Design audio_core, start of the top module:
module audio_core(
	input clk,          
	input rst,          
	input tick,         
	input tick_1m,      
	input [15:0] accel_z,     
	input accel_valid,        
	output wire beat,   
	output [7:0] LED,   
	input PB_PLY, 	     
	input [3:0]  VOL,	  
	output P,		     
	output [3:0] SEGA,  
	output [7:0] SEGD,  
	output [7:0] BPM,   
	input [15:0] DATA,	  
	output note_req,      
	output song_end       
	);
export LEC_CHECK = 0
export ABC_AREA = 1
export CAP_MARGIN = 20
export CORE_MARGIN = 2
export CORE_UTILIZATION = 52
export PLACE_DENSITY = 0.55
export SLEW_MARGIN = 20
create_clock -name core_clock -period 6.53 [get_ports {clk}]
run.sh (not shown) runs the stock make flow with config.mk's settings and CLKGATE_MAP_FILE=.
The starting point finished but failed the layout checks on negative setup slack.
Next try:
--- a/flow/config.mk
+++ b/flow/config.mk
@@ -11,2 +11,4 @@
-export CORE_UTILIZATION = 52
-export PLACE_DENSITY = 0.55
+export CORE_UTILIZATION = 69
+export CTS_CLUSTER_DIAMETER = 390
+export CTS_CLUSTER_SIZE = 99
+export PLACE_DENSITY = 0.86
==> flow/constraint.sdc (replaced) <==
create_clock -name core_clock -period 4.81 [get_ports {clk}]
set_input_delay 0.9620 -clock core_clock [delete_from_list [all_inputs] [get_ports {clk}]]
set_output_delay 0.9620 -clock core_clock [all_outputs]
set_load 0.01 [all_outputs]
The changed run aborted during 4_1_cts.
Synthesized area stays the same.
Synthesized cell count is unchanged.
Die area decreases by 24%.
Next try:
--- a/flow/config.mk
+++ b/flow/config.mk
@@ -8 +7,0 @@
-export ABC_AREA = 1
@@ -11,4 +10,2 @@
-export CORE_UTILIZATION = 69
-export CTS_CLUSTER_DIAMETER = 390
-export CTS_CLUSTER_SIZE = 99
-export PLACE_DENSITY = 0.86
+export CORE_UTILIZATION = 53
+export SETUP_SLACK_MARGIN = -0.4
==> flow/constraint.sdc (replaced) <==
create_clock -name core_clock -period 4.8 [get_ports {clk}]
set_input_delay 0.9600 -clock core_clock [delete_from_list [all_inputs] [get_ports {clk}]]
set_output_delay 0.9600 -clock core_clock [all_outputs]
set_load 0.01 [all_outputs]
Now the flow ran to the end with violations: negative setup slack.
Die area went up by 36%.
Synthesized cell count decreases by 10%.
Area after synthesis came out higher by 4.9%.
Next try:
--- a/flow/config.mk
+++ b/flow/config.mk
@@ -10,2 +10,2 @@
-export CORE_UTILIZATION = 53
-export SETUP_SLACK_MARGIN = -0.4
+export CORE_UTILIZATION = 56
+export SETUP_SLACK_MARGIN = 1.32
The new run stopped in 5_1_grt with GRT-0232.
Die area went down by 5.3%.
Area after synthesis is unchanged.
Synthesized cell count does not change.

* * *

audio_core again, from the RTL that the note above started with.
make LEC_CHECK=0 CAP_MARGIN=20 CORE_MARGIN=2 CORE_UTILIZATION=60 HOLD_SLACK_MARGIN=0.3 SETUP_SLACK_MARGIN=-0.3 SLEW_MARGIN=40 finish   # period 3.56 ns
The starting point aborted during global routing (5_1_grt) (GRT-0116).
Edit:
--- a/flow/config.mk
+++ b/flow/config.mk
@@ -9,5 +9,5 @@
 export CORE_MARGIN = 2
-export CORE_UTILIZATION = 60
-export HOLD_SLACK_MARGIN = 0.3
-export SETUP_SLACK_MARGIN = -0.3
-export SLEW_MARGIN = 40
+export CORE_UTILIZATION = 43
+export PLACE_DENSITY_LB_ADDON = 0.01
+export SETUP_SLACK_MARGIN = 2.92
+export SLEW_MARGIN = 20
==> flow/constraint.sdc (replaced) <==
create_clock -name core_clock -period 10.0 [get_ports {clk}]
set_input_delay 2.0000 -clock core_clock [delete_from_list [all_inputs] [get_ports {clk}]]
set_output_delay 2.0000 -clock core_clock [all_outputs]
set_load 0.01 [all_outputs]
With this change the flow went through all stages and came out clean.
Area after synthesis stays the same.
Die area goes up by about 40%.
Synthesized cell count stays the same.
Edit:
--- a/flow/config.mk
+++ b/flow/config.mk
@@ -7,7 +7,6 @@
 export LEC_CHECK = 0
-export CAP_MARGIN = 20
+export CAP_MARGIN = 35
+export CELL_PAD_IN_SITES_DETAIL_PLACEMENT = 2
 export CORE_MARGIN = 2
-export CORE_UTILIZATION = 43
-export PLACE_DENSITY_LB_ADDON = 0.01
-export SETUP_SLACK_MARGIN = 2.92
+export CORE_UTILIZATION = 40
 export SLEW_MARGIN = 20
Fmax falls by a quarter to a third.
Critical path depth rises by 2.
Die area rises by a little under a tenth.
Final area falls slightly.
Edit:
--- a/flow/config.mk
+++ b/flow/config.mk
@@ -7,6 +7,12 @@
 export LEC_CHECK = 0
+export ABC_AREA = 1
 export CAP_MARGIN = 35
-export CELL_PAD_IN_SITES_DETAIL_PLACEMENT = 2
-export CORE_MARGIN = 2
-export CORE_UTILIZATION = 40
-export SLEW_MARGIN = 20
+export CORE_ASPECT_RATIO = 0.54
+export CORE_MARGIN = 3
+export CORE_UTILIZATION = 35
+export CTS_CLUSTER_DIAMETER = 33
+export GPL_ROUTABILITY_DRIVEN = 0
+export GPL_TIMING_DRIVEN = 1
+export PLACE_DENSITY_LB_ADDON = 0.0
+export SETUP_SLACK_MARGIN = -0.11
+export SLEW_MARGIN = 25
With this change the flow completed and failed the layout checks on negative setup slack.
Wire length drops by about 27%.
Final cell count is higher by 26%.
Area after synthesis drops by about 4.7%.
Final area grows by about 15%.
Edit:
==> flow/config.mk (replaced) <==
export PLATFORM = sky130hd
export DESIGN_NAME = audio_core
export DESIGN_NICKNAME = audio_core
export VERILOG_FILES = /design/flow/design.v
export SDC_FILE = /design/flow/constraint.sdc
export NUM_CORES = 4
export LEC_CHECK = 0
export ABC_AREA = 1
export CAP_MARGIN = 20
export CORE_MARGIN = 2
export CORE_UTILIZATION = 72
export CTS_CLUSTER_DIAMETER = 380
export CTS_CLUSTER_SIZE = 100
export PLACE_DENSITY_LB_ADDON = 0.04
export SETUP_SLACK_MARGIN = 2.49
export SLEW_MARGIN = 20
Now the flow stopped in global routing (5_1_grt) (GRT-0116).
Die area falls by well over a third.
Synthesized area stays the same.
Synthesized cell count does not change.
Edit:
==> flow/config.mk (replaced) <==
export PLATFORM = sky130hd
export DESIGN_NAME = audio_core
export DESIGN_NICKNAME = audio_core
export VERILOG_FILES = /design/flow/design.v
export SDC_FILE = /design/flow/constraint.sdc
export NUM_CORES = 4
export LEC_CHECK = 0
export ABC_AREA = 0
export CAP_MARGIN = 40
export CORE_ASPECT_RATIO = 1.12
export CORE_MARGIN = 3
export CORE_UTILIZATION = 63
export CTS_CLUSTER_DIAMETER = 242
export GPL_ROUTABILITY_DRIVEN = 1
export GPL_TIMING_DRIVEN = 1
export MIN_ROUTING_LAYER = met2
export PLACE_DENSITY_LB_ADDON = 0.07
export SETUP_SLACK_MARGIN = -0.11
export SLEW_MARGIN = 25
Effect: The new run stopped in global routing (5_1_grt), error GRT-0116; die size climbs by 22%; synthesized cell count drops by 10%; synthesized area climbs by 4.9%.
